## v6
// boron_dec
module boron_dec (
    input  clk, rst, start, input [63:0] plain_text, input [79:0] master_key,
    output reg done, output reg [63:0] cipher_text
);
    parameter IDLE = 3'b000, KEYGEN = 3'b011, ROUND = 3'b001;
    reg [2:0] reg_sm_main;
    reg [4:0] reg_round_counter;
    reg [63:0] reg_plaintext;
    wire [63:0] reg_nextplaintext;
    reg [79:0] reg_key;
    wire [79:0] reg_nextkey, dec_reg_nextkey;
    key_scheduler ks(.clk(clk), .rst(rst), .round_counter(reg_round_counter), .i_ks_oldkey(reg_key), .o_ks_newkey(reg_nextkey));
    dec_key_scheduler dks(.clk(clk), .rst(rst), .round_counter(reg_round_counter), .i_ks_oldkey(reg_key), .o_ks_newkey(dec_reg_nextkey));
    dec_add_round_key ark(.i_ark_cipher(reg_plaintext), .i_ark_key(dec_reg_nextkey[63:0]), .o_ark_msg(reg_nextplaintext));
    always @(posedge clk ) begin
        if(!rst) begin
            reg_sm_main <= IDLE;
            done <= 1'b0;
        end
        else begin
            done <= 1'b0;
            case (reg_sm_main)
                IDLE:  
                    if(start) begin
                        reg_plaintext <= plain_text;
                        reg_key <= master_key;
                        reg_sm_main <= KEYGEN;
                        reg_round_counter <= 5'd1;
                    end
                    else
                        reg_sm_main <= IDLE;
                KEYGEN:
                    if(reg_round_counter < 25) begin
                        reg_key <= reg_nextkey;
                        reg_round_counter <= reg_round_counter + 1;
                        reg_sm_main <= KEYGEN;
                    end else begin
                        reg_sm_main <= ROUND;
                        reg_plaintext <= (reg_nextkey[63:0] ^ reg_plaintext);
                        reg_key <= reg_nextkey;
                    end
                ROUND:
                    if(reg_round_counter > 1) begin
                        reg_plaintext <= reg_nextplaintext;
                        reg_key <= dec_reg_nextkey;
                        reg_round_counter <= reg_round_counter - 1;
                        reg_sm_main <= ROUND;
                    end
                    else begin
                        cipher_text <= reg_nextplaintext;
                        done <= 1'b1;
  ...
clock: 3.73 ns
lec_check: 0
cap_margin: 20
core_margin: 2
core_utilization: 70
cts_cluster_diameter: 31
cts_cluster_size: 32
hold_slack_margin: -0.09
slew_margin: 20
run.sh (not shown) runs the stock make flow with config.mk's settings and CLKGATE_MAP_FILE=.
--- input diff v6..v29 ---
- clearing HOLD_SLACK_MARGIN, which used to be -0.09
- clearing CTS_CLUSTER_SIZE, which used to be 32
- putting ABC_AREA at 1 where nothing was set
- putting GPL_TIMING_DRIVEN at 0 where nothing was set
- swapping 70 for 40 in CORE_UTILIZATION
- clearing CTS_CLUSTER_DIAMETER, which used to be 31
- swapping 3.73 for 5.0 in the clock period (ns, I/O delays scaled along)
Notes after the runs:
- Transition at the pin with the smallest max-transition slack up 0.33 ns in v29 wrt v6
- Against v6, wire length reported by the detailed router in v29 rose by more than a quarter.
- Number of standard cells after synthesis for v29 is higher than for v6.
- Count of cells along the worst register-to-register path (v29 over v6): increase, 8
- Taking v6 as 1.0, v29 lands at 1.4 on first-pass GRT wire length.
- Looking at core occupancy in the finished layout, v29 sits 40 points lower than v6 does.
Changes in v18 relative to v29:
- GPL_TIMING_DRIVEN: 0 -> unset
- ABC_AREA: 1 -> unset
- the clock period (ns, I/O delays scaled along): 5.0 -> 3.36
==> results <==
- v18 was carried through to the last stage, and its layout satisfied the timing, design-rule and antenna checks.
- Looking at the reports, v29 completed the entire flow and the layout it produced met the timing, design-rule and antenna checks.
- Against v29, v18 reports a critical path depth that is lower.
- v18 vs. v29: final RePlAce weighted congestion went down about 13%, area taken by flip-flops and latches was more or less identical.
- v29 → v18: clock-buffer cell count went down; total power higher; post-route DRC violation count ~0 delta; part of the cycle the worst path needs increased 25 points; final standard cell count with taps included and fillers excluded now smaller.
- Compared with v29, v18 ends up with less cell area.
Inputs modified between v18 and v22:
- changing CORE_UTILIZATION from 40 to 71
- changing the clock period (ns, I/O delays scaled along) from 3.36 to 4.97
Notes after the runs:
Compared with v18, average detailed-routed wire length per instance in v22 increased by a little under 10%.
Summary — maximum number of pins on one net before global-route repair, v22 relative to v18: higher, by 68.
When v22 is measured against v18, its row count turns out 18 lower.
Sequential share of cell area was higher in v22 than in v18.
As far as critical path depth goes, v22 and v18 are indistinguishable; the numbers are identical.
v22 ends up with a slew at the pin closest to its max-slew limit that is 0.19 ns higher than in v18.
Inputs modified between v22 and v53:
- CORE_UTILIZATION now 69, was 71
- the clock period (ns, I/O delays scaled along) now 3.36, was 4.97
Every stage of the flow completed for v53, and the final layout passed the timing, design-rule and antenna checks.
v22 has higher combinational share of power than v53.
Between v22 and v53, the final cycle utilization of the critical path is lower for v22.
Row sequential share of layout area: v53 lower / v22 higher
Compared with v22, in v53 growth of design area from synthesis to finish rose 1.6 points, global-route usage about even, design area rose 230 µm², core utilization fell 1.9 points.
The lower wire length of v22 and v53 is in v22.
The register-to-register slack number comes out lower for v53 vs v22.
Total power of v53 is higher than that of v22.
Input-level comparison between v54 and v53:
- setting CTS_CLUSTER_SIZE to 41 for the first time
- setting HOLD_SLACK_MARGIN to 0.24 for the first time
- changing CORE_UTILIZATION from 69 to 57
- changing the clock period (ns, I/O delays scaled along) from 3.36 to 1.87
Findings:
Of v54 and v53, it is v54 that has the lower post-placement worst setup slack.
Relative to v53, the final estimated routing congestion in global placement measured on v54 has increased by a few percent.
[compare] base=v53 new=v54: cell row count +5, core utilization at floorplan went down by 12 points, area enclosed by the die boundary has increased, standard cell core area went up 0.0043 mm².
The flow ran to completion for all of v53 and v54 but v54, which stopped partway.
v54 | ERROR | global routing


boron_dec again, from the RTL that the note above started with.
Settings: LEC_CHECK=0, CAP_MARGIN=30, CORE_ASPECT_RATIO=0.74, CORE_MARGIN=2, CORE_UTILIZATION=40, CTS_CLUSTER_SIZE=71, GPL_TIMING_DRIVEN=0, SETUP_SLACK_MARGIN=0.89, SLEW_MARGIN=25; clock period 5.0 ns.
Then changed:
CAP_MARGIN = 15   (was 30)
CORE_ASPECT_RATIO = unset   (was 0.74)
CORE_UTILIZATION = 72   (was 40)
CTS_CLUSTER_SIZE = unset   (was 71)
GPL_TIMING_DRIVEN = unset   (was 0)
SETUP_SLACK_MARGIN = unset   (was 0.89)
SLEW_MARGIN = 20   (was 25)
clock period = 3.64 ns   (was 5.0 ns; I/O delays follow)
Total power rose by well over a third.
Sequential cell count does not change.
Wire length fell by about a fifth.
Worst hold slack improves by 0.018 ns.
Then changed:
CAP_MARGIN = 20   (was 15)
CORE_UTILIZATION = 57   (was 72)
clock period = 2.57 ns   (was 3.64 ns; I/O delays follow)
=> Now the flow completed, yet does not pass: negative setup slack; maximum frequency grows by 26%; via count grows by 1.1%; hold slack loses 0.0041 ns; first-iteration DRC count shrinks by 11%; synthesized area is unchanged; cell area grows by 14%; total power grows by 53%; core utilization shrinks by 8.1 points; clock-buffer cell count grows by 1; global-route usage shrinks by 8.8 points.
Then changed:
CORE_UTILIZATION = 70   (was 57)
CTS_CLUSTER_DIAMETER = 99   (was unset)
CTS_CLUSTER_SIZE = 47   (was unset)
After rerunning: With this change the flow never finished: it broke off in 5_1_grt with DPL-0038. Synthesized area is unchanged. Die size is lower by 18%. Synthesized cell count is unchanged.


violet:
Starting RTL as in the previous note.
clock: 3.73 ns
lec_check: 0
cap_margin: 20
core_margin: 2
core_utilization: 66
hold_slack_margin: -0.09
slew_margin: 20
Relative to violet, the following input files were edited for umber:
--- a/flow/config.mk
+++ b/flow/config.mk
@@ -10,2 +10,2 @@
-export CORE_UTILIZATION = 66
-export HOLD_SLACK_MARGIN = -0.09
+export CORE_UTILIZATION = 65
+export HOLD_SLACK_MARGIN = -0.1
==> flow/constraint.sdc <==
create_clock -name core_clock -period 2.78 [get_ports {clk}]
set_input_delay 0.5560 -clock core_clock [delete_from_list [all_inputs] [get_ports {clk}]]
set_output_delay 0.5560 -clock core_clock [all_outputs]
set_load 0.01 [all_outputs]
## What came out
The cell area after layout in umber sits 4.6% above the value recorded for violet. Cell area after placement for umber: 730 um2 up relative to violet. Relative to violet, die area increased by about 1.5% in umber. Between umber and violet, the wire length of the first global-routing pass is higher for umber. Taking violet as the reference, in umber via count now sits higher, first-pass detailed-route iteration total down 2, number of core rows went up about 1.9%, post-route worst setup slack lost 460 ps, combinational share of power went up. Route | umber vs violet | wire longer in umber. violet -> umber: area used by multi-input combinational logic increased by a few percent.
Changes in onyx relative to umber:
--- a/flow/config.mk
+++ b/flow/config.mk
@@ -11 +11,2 @@
-export HOLD_SLACK_MARGIN = -0.1
+export CTS_CLUSTER_SIZE = 38
+export HOLD_SLACK_MARGIN = 0.3
==> flow/constraint.sdc <==
create_clock -name core_clock -period 2.57 [get_ports {clk}]
set_input_delay 0.5140 -clock core_clock [delete_from_list [all_inputs] [get_ports {clk}]]
set_output_delay 0.5140 -clock core_clock [all_outputs]
set_load 0.01 [all_outputs]
--- outcome ---
onyx finished every stage; the final checks, however, were not passed, the failures being setup timing.
Re power share of the clock group: umber and onyx aren't equal, and the lower value belongs to onyx.
Relative to umber, onyx degrades detailed-route via count.
In the tables for umber and onyx, total power reads higher with onyx.
Input-level comparison between cedar and onyx:
--- a/flow/config.mk
+++ b/flow/config.mk
@@ -10,3 +10 @@
-export CORE_UTILIZATION = 65
-export CTS_CLUSTER_SIZE = 38
-export HOLD_SLACK_MARGIN = 0.3
+export CORE_UTILIZATION = 40
==> flow/constraint.sdc <==
create_clock -name core_clock -period 5.0 [get_ports {clk}]
set_input_delay 1.0000 -clock core_clock [delete_from_list [all_inputs] [get_ports {clk}]]
set_output_delay 1.0000 -clock core_clock [all_outputs]
set_load 0.01 [all_outputs]
Results
Endpoint arrival time on the critical path: cedar higher than onyx
Summary of onyx and cedar: one run falls short of a clean finish, namely onyx.
onyx: complete, dirty (setup timing)
Going from onyx to cedar, maximum operating frequency now smaller; routed wire length now smaller; number of nets in the layout now smaller; starting density of the core now smaller.
Summary: with onyx as the reference, non-clock buffer count in cedar moved down by more than a quarter.
[cedar vs onyx] final period utilization: lower in cedar
--- input diff cedar..nickel ---
--- a/flow/config.mk
+++ b/flow/config.mk
@@ -8,0 +9 @@
+export CORE_ASPECT_RATIO = 0.74
@@ -10,0 +12,2 @@
+export GPL_TIMING_DRIVEN = 0
+export SETUP_SLACK_MARGIN = 0.89
### Flow results
nickel against cedar: final period utilization now sits higher; area growth from synthesis to layout now sits higher.
The via count in nickel was higher than what cedar gave.
Relative to cedar, logic gate share of total power increased by 2.9 points in nickel.
Fraction of the core area covered by cells at the end of the flow up 0.65 points in nickel wrt cedar
Summary of nickel over cedar: count of clock-buffer cells in the layout decreased by 2.9% relative to the old numbers, final weighted congestion in routability-driven placement now sits higher, floorplan row count went down.


run 1:
The RTL this note starts from:
==> flow/design.v <==
module s_box (
    input [3:0] i_sb, output [3:0] o_sb
);
    assign o_sb[0] = (!i_sb[3]&!i_sb[2]&i_sb[1]) | (!i_sb[2]&i_sb[1]&i_sb[0]) 
    | (!i_sb[3]&i_sb[2]&!i_sb[1]) | (i_sb[2]&!i_sb[1]&i_sb[0]) | 
    (i_sb[3]&!i_sb[2]&!i_sb[1]&!i_sb[0]) | (i_sb[3]&i_sb[2]&i_sb[1]&!i_sb[0]);
    assign o_sb[1] = (!i_sb[3]&!i_sb[2]&!i_sb[0]) | (!i_sb[3]&!i_sb[1]&!i_sb[0]) | (i_sb[2]&i_sb[1]&i_sb[0]) 
| (i_sb[3]&!i_sb[2]&i_sb[0]) | (i_sb[3]&i_sb[2]&i_sb[1]);
    assign o_sb[2] = (!i_sb[3]&!i_sb[2]&!i_sb[1]) | (!i_sb[2]&!i_sb[1]&!i_sb[0]) | (!i_sb[3]&i_sb[2]&!i_sb[0]) 
| (i_sb[3]&i_sb[1]&i_sb[0]) | (i_sb[3]&i_sb[2]&i_sb[0]);
    assign o_sb[3] = (!i_sb[3]&!i_sb[2]&!i_sb[0]) | (!i_sb[3]&i_sb[1]&!i_sb[0]) | (!i_sb[3]&i_sb[2]&i_sb[0]) 
| (i_sb[3]&!i_sb[1]&!i_sb[0]) | (i_sb[3]&!i_sb[2]&i_sb[1]&i_sb[0]);
endmodule
module block_shuffle (
    input [15:0] i_bs, output [15:0] o_bs
);
    assign o_bs = {i_bs[7:4], i_bs[3:0], i_bs[15:12], i_bs[11:8]};
endmodule
module round_permutation #(
    parameter [5:0] shift = 5'b0000,
    parameter [7:0] data_length = 8'd16
)(
    input [data_length - 1:0] i_rp,  output [data_length - 1:0] o_rp
); 
assign o_rp = (i_rp << shift) | (i_rp >> (data_length - shift));
endmodule
module key_scheduler (
    input clk, rst, input [4:0] round_counter, input [79:0] i_ks_oldkey, output [79:0] o_ks_newkey 
);
    wire [79:0] level_shift;
    wire [79:0] level_sbox;
    wire [4:0] xor_rc;
    round_permutation #(.shift(13), .data_length(80)) rp (.i_rp(i_ks_oldkey), .o_rp(level_shift));
    s_box sb(.i_sb(level_shift[3:0]), .o_sb(level_sbox[3:0]));
    assign level_sbox[79:4] = level_shift[79:4];
    assign xor_rc = level_sbox[63:59]^(round_counter -1);
    assign o_ks_newkey = {level_sbox[79:64], xor_rc, level_sbox[58:0]};
endmodule
module dec_s_box (
    input [3:0] i_sb, output reg [3:0] o_sb 
);
    always @(*) begin
        case(i_sb)
        4'h0: o_sb = 4'hA;
        4'h1: o_sb = 4'h3;
        4'h2: o_sb = 4'h9;
        4'h3: o_sb = 4'hE;
        4'h4: o_sb = 4'h1;
        4'h5: o_sb = 4'hD;
        4'h6: o_sb = 4'hF;
        4'h7: o_sb = 4'h4;
        4'h8: o_sb = 4'hC;
        4'h9: o_sb = 4'h5;
        4'hA: o_sb = 4'h7;
        4'hB: o_sb = 4'h2;
        4'hC: o_sb = 4'h6;
        4'hD: o_sb = 4'h8;
        4'hE: o_sb = 4'h0;
        4'hF: o_sb = 4'hB;
        endcase
    end
endmodule
module dec_block_shuffle (
    input [15:0] i_bs, output [15:0] o_bs
);
    block_shuffle bs (i_bs, o_bs);
endmodule
module dec_round_permutation #(
    parameter [5:0] shift = 5'b0000,
    parameter [7:0] data_length = 8'd16
)(
    input [data_length - 1:0] i_rp,  output [data_length - 1:0] o_rp
); 
    assign o_rp = (i_rp >> shift) | (i_rp << (data_length - shift));
endmodule
module dec_XOR_layer (
    input [63:0] i_xor, output [63:0] o_xor
);
    assign o_xor = {(i_xor[63:48]^i_xor[47:32]), (i_xor[47:32]^i_xor[31:16]^i_xor[15:0]),(i_xor[63:48]^i_xor[47:32]^i_xor[31:16]), (i_xor[31:16]^i_xor[15:0])};
endmodule
module dec_permutation_layer (
    input [63:0] i_pl, output [63:0] o_pl
);
    wire [63:0] rp2bs;
    wire [63:0] xor2rp;
    dec_XOR_layer xl(.i_xor(i_pl), .o_xor(xor2rp));
            dec_round_permutation #(.shift(1), .data_length(16)) rp0(.i_rp(xor2rp[(16*0 + 15):16*0]), .o_rp(rp2bs[15:0]));
            dec_round_permutation #(.shift(4), .data_length(16)) rp1(.i_rp(xor2rp[(16*1 + 15):16*1]), .o_rp(rp2bs[(16 + 15):16*1]));
            dec_round_permutation #(.shift(7), .data_length(16)) rp2(.i_rp(xor2rp[(16*2 + 15):16*2]), .o_rp(rp2bs[(16*2 + 15):16*2]));
            dec_round_permutation #(.shift(9), .data_length(16)) rp3(.i_rp(xor2rp[(16*3 + 15):16*3]), .o_rp(rp2bs[(16*3 + 15):16*3]));
    genvar i;
    generate
        for (i = 0; i < 4; i = i +1 ) begin
            dec_block_shuffle bs(.i_bs(rp2bs[(16*i + 15):16*i]), .o_bs(o_pl[(16*i + 15):16*i]));
        end
    endgenerate
endmodule
module dec_add_round_key (
    input [63:0] i_ark_cipher, input [63:0] i_ark_key,
    output [63:0] o_ark_msg
);
    wire [63:0] sb2xor;
    wire [63:0] pl2sb;
    dec_permutation_layer pl(.i_pl(i_ark_cipher), .o_pl(pl2sb));
    genvar j;
    generate    
    for(j=0; j < 16; j = j + 1) begin
            dec_s_box sb(.i_sb(pl2sb[(4*j + 3):4*j]), .o_sb(sb2xor[(4*j + 3):4*j]));
        end
    endgenerate
    assign o_ark_msg = i_ark_key ^ sb2xor;
endmodule
module dec_key_scheduler (
    input clk, rst, input [4:0] round_counter, input [79:0] i_ks_oldkey, output [79:0] o_ks_newkey 
);
    wire [79:0] level_shift;
    wire [79:0] level_sbox;
    wire [4:0] xor_rc;
    assign {level_sbox[79:64], xor_rc, level_sbox[58:0]} = i_ks_oldkey;
    assign level_sbox[63:59] = xor_rc ^(round_counter -1);
    assign level_shift[79:4] = level_sbox[79:4];
    dec_s_box sb(.i_sb(level_sbox[3:0]), .o_sb(level_shift[3:0]));
    dec_round_permutation #(.shift(13), .data_length(80)) rp (.i_rp(level_shift), .o_rp(o_ks_newkey));
endmodule
module boron_dec (
    input  clk, rst, start, input [63:0] plain_text, input [79:0] master_key,
    output reg done, output reg [63:0] cipher_text
);
    parameter IDLE = 3'b000, KEYGEN = 3'b011, ROUND = 3'b001;
    reg [2:0] reg_sm_main;
    reg [4:0] reg_round_counter;
    reg [63:0] reg_plaintext;
    wire [63:0] reg_nextplaintext;
    reg [79:0] reg_key;
    wire [79:0] reg_nextkey, dec_reg_nextkey;
    key_scheduler ks(.clk(clk), .rst(rst), .round_counter(reg_round_counter), .i_ks_oldkey(reg_key), .o_ks_newkey(reg_nextkey));
    dec_key_scheduler dks(.clk(clk), .rst(rst), .round_counter(reg_round_counter), .i_ks_oldkey(reg_key), .o_ks_newkey(dec_reg_nextkey));
    dec_add_round_key ark(.i_ark_cipher(reg_plaintext), .i_ark_key(dec_reg_nextkey[63:0]), .o_ark_msg(reg_nextplaintext));
    always @(posedge clk ) begin
        if(!rst) begin
            reg_sm_main <= IDLE;
            done <= 1'b0;
        end
        else begin
            done <= 1'b0;
            case (reg_sm_main)
                IDLE:  
                    if(start) begin
                        reg_plaintext <= plain_text;
                        reg_key <= master_key;
                        reg_sm_main <= KEYGEN;
                        reg_round_counter <= 5'd1;
                    end
                    else
                        reg_sm_main <= IDLE;
                KEYGEN:
                    if(reg_round_counter < 25) begin
                        reg_key <= reg_nextkey;
                        reg_round_counter <= reg_round_counter + 1;
                        reg_sm_main <= KEYGEN;
                    end else begin
                        reg_sm_main <= ROUND;
                        reg_plaintext <= (reg_nextkey[63:0] ^ reg_plaintext);
                        reg_key <= reg_nextkey;
                    end
                ROUND:
                    if(reg_round_counter > 1) begin
                        reg_plaintext <= reg_nextplaintext;
                        reg_key <= dec_reg_nextkey;
                        reg_round_counter <= reg_round_counter - 1;
                        reg_sm_main <= ROUND;
                    end
                    else begin
                        cipher_text <= reg_nextplaintext;
                        done <= 1'b1;
                        reg_sm_main <= IDLE;
                    end
                default:
                    reg_sm_main <= IDLE;
            endcase
        end
    end
endmodule
clock: 2.6 ns
lec_check: 0
abc_area: 0
cap_margin: 20
core_aspect_ratio: 1.0
core_margin: 2
core_utilization: 70
cts_cluster_diameter: 127
cts_cluster_size: 18
gpl_routability_driven: 0
gpl_timing_driven: 1
hold_slack_margin: -0.09
max_routing_layer: met5
setup_slack_margin: -0.18
slew_margin: 30
tns_end_percent: 50
Run 1 finished all stages; however, its layout fails the closing checks, the failures being setup timing.
#### Input delta (run 2 over run 1)
- a change of SLEW_MARGIN from 30 to 20
- a deleted CTS_CLUSTER_SIZE that had been 18
==> results <==
- From run 1 to run 2 the numbers moved as follows: total of cells resized after clock tree synthesis now sits lower, power consumed by sequential cells flat, proportion of power drawn by combinational gates down 3.6 points, critical path's largest stage delay now sits higher, worst hold slack after final layout rose 0.0052 ns.
- The non-clock buffer count of run 2 and that of run 1 are within noise of each other.
- The final report for run 2 shows a completed flow and a layout that fails verification, specifically setup timing.
- First-iteration DRC count in run 2 is about 30% above run 1.
- Between run 1 and run 2, the flow reports wire length increasing by a few percent.
[inputs] run 3 vs run 2
- putting CTS_CLUSTER_SIZE at 40 where nothing was set
- swapping 1.0 for 1.79 in CORE_ASPECT_RATIO
- clearing HOLD_SLACK_MARGIN, which used to be -0.09
- swapping 70 for 72 in CORE_UTILIZATION
- swapping 127 for 170 in CTS_CLUSTER_DIAMETER
- swapping -0.18 for 0.43 in SETUP_SLACK_MARGIN
- putting PLACE_DENSITY at 0.64 where nothing was set
- swapping 2.6 for 1.22 in the clock period (ns, I/O delays scaled along)
==> comparison <==
Run 3 against run 2: average cell area after synthesis roughly the same; die height picked up an extra 46 microns; die outline width shows a reduction of about 26%.
Count of library flops with an enable pin: run 2 vs run 3, no meaningful difference
Status(run 3) = ERROR, stage = 3_5_place_dp
Reported for run 2 and run 3, share of synthesized registers carrying an async set or reset turned out identical to the last digit.
Diff run 2 -> run 3: area of the core fell 3.1%, die area fell 2.5%.
Here is what was changed in the inputs of run 4 compared with run 3.
- changing PLACE_DENSITY from 0.64 to 0.35
- changing CORE_UTILIZATION from 72 to 71
- changing CTS_CLUSTER_SIZE from 40 to 48
- setting HOLD_SLACK_MARGIN to -0.08 for the first time
- changing the clock period (ns, I/O delays scaled along) from 1.22 to 2.88
[summary]
- Status(run 4) = ERROR, stage = 5_1_grt
- As far as I/O pin total goes, run 3 and run 4 are indistinguishable; the numbers are identical.
- Area fraction in compound gates came out exactly the same in run 4 and run 3.
- Lower initial core utilization was reported by run 4, not run 3.
- Total standard cell area after synthesis: run 4 vs run 3 identical
- Going from run 3 to run 4, number of placement rows now sits at about the same level; area enclosed by the die boundary now sits higher.
- Area figure in the yosys stat output: run 4 vs run 3, no meaningful difference
- Min y dimension of the die across run 4 and run 3: run 3
Changes in run 5 relative to run 4:
- SETUP_SLACK_MARGIN: 0.43 -> -0.18
- CTS_CLUSTER_SIZE: 48 -> 18
- SLEW_MARGIN: 20 -> 30
- CORE_UTILIZATION: 71 -> 72
- HOLD_SLACK_MARGIN: -0.08 -> -0.09
- CTS_CLUSTER_DIAMETER: 170 -> 127
- CORE_ASPECT_RATIO: 1.79 -> 1.0
- the clock period (ns, I/O delays scaled along): 2.88 -> 2.6
[summary]
- Area after synthesis: run 5 vs run 4, no meaningful difference
- Any difference in maximum clock path buffer count between run 4 and run 5 is small enough to ignore.
- Run 5 finished all stages; however, its layout fails the closing checks, the failures being setup timing.
- Taking run 4 as the reference, in run 5 horizontal extent of the die went up 35 microns, total number of placement rows went down 26%, cell resize tally after clock tree synthesis went down 141.
- From run 4 to run 5, unique cell type count in the Yosys netlist did not move at all.
- Re yosys stat chip area: no difference whatsoever between run 5 and run 4.
- Looking only at cell area after placement, and setting everything else aside, the lower value of run 4 and run 5 goes to run 4.
Edits applied to the flow inputs when going from run 5 to run 6:
- changing SLEW_MARGIN from 30 to 20
- removing GPL_ROUTABILITY_DRIVEN (formerly 0)
- changing PLACE_DENSITY from 0.35 to 0.76
- removing MAX_ROUTING_LAYER (formerly met5)
- removing GPL_TIMING_DRIVEN (formerly 1)
- removing TNS_END_PERCENT (formerly 50)
- removing CORE_ASPECT_RATIO (formerly 1.0)
- changing CORE_UTILIZATION from 72 to 70
- changing CTS_CLUSTER_SIZE from 18 to 39
- removing SETUP_SLACK_MARGIN (formerly -0.18)
- removing ABC_AREA (formerly 0)
- removing CTS_CLUSTER_DIAMETER (formerly 127)
- changing the clock period (ns, I/O delays scaled along) from 2.6 to 3.73
[summary]
Final non-filler cell total in run 6 vs run 5: down 5.9%. Summary of run 6 over run 5: post-synthesis compound-gate area fraction saw little to no change; routed wire length went down 15,000 microns; highest fanout seen on the critical path climbed 5. Run 6 ran to completion and came out clean on the timing, design-rule and antenna checks. Relative to run 5, die outline area increased by 600 sq um in run 6. A dominant power group of combinational cells is what run 5 shows, while sequential cells belongs to run 6.
No activity file was given, so power comes from the tool's default toggle rates.
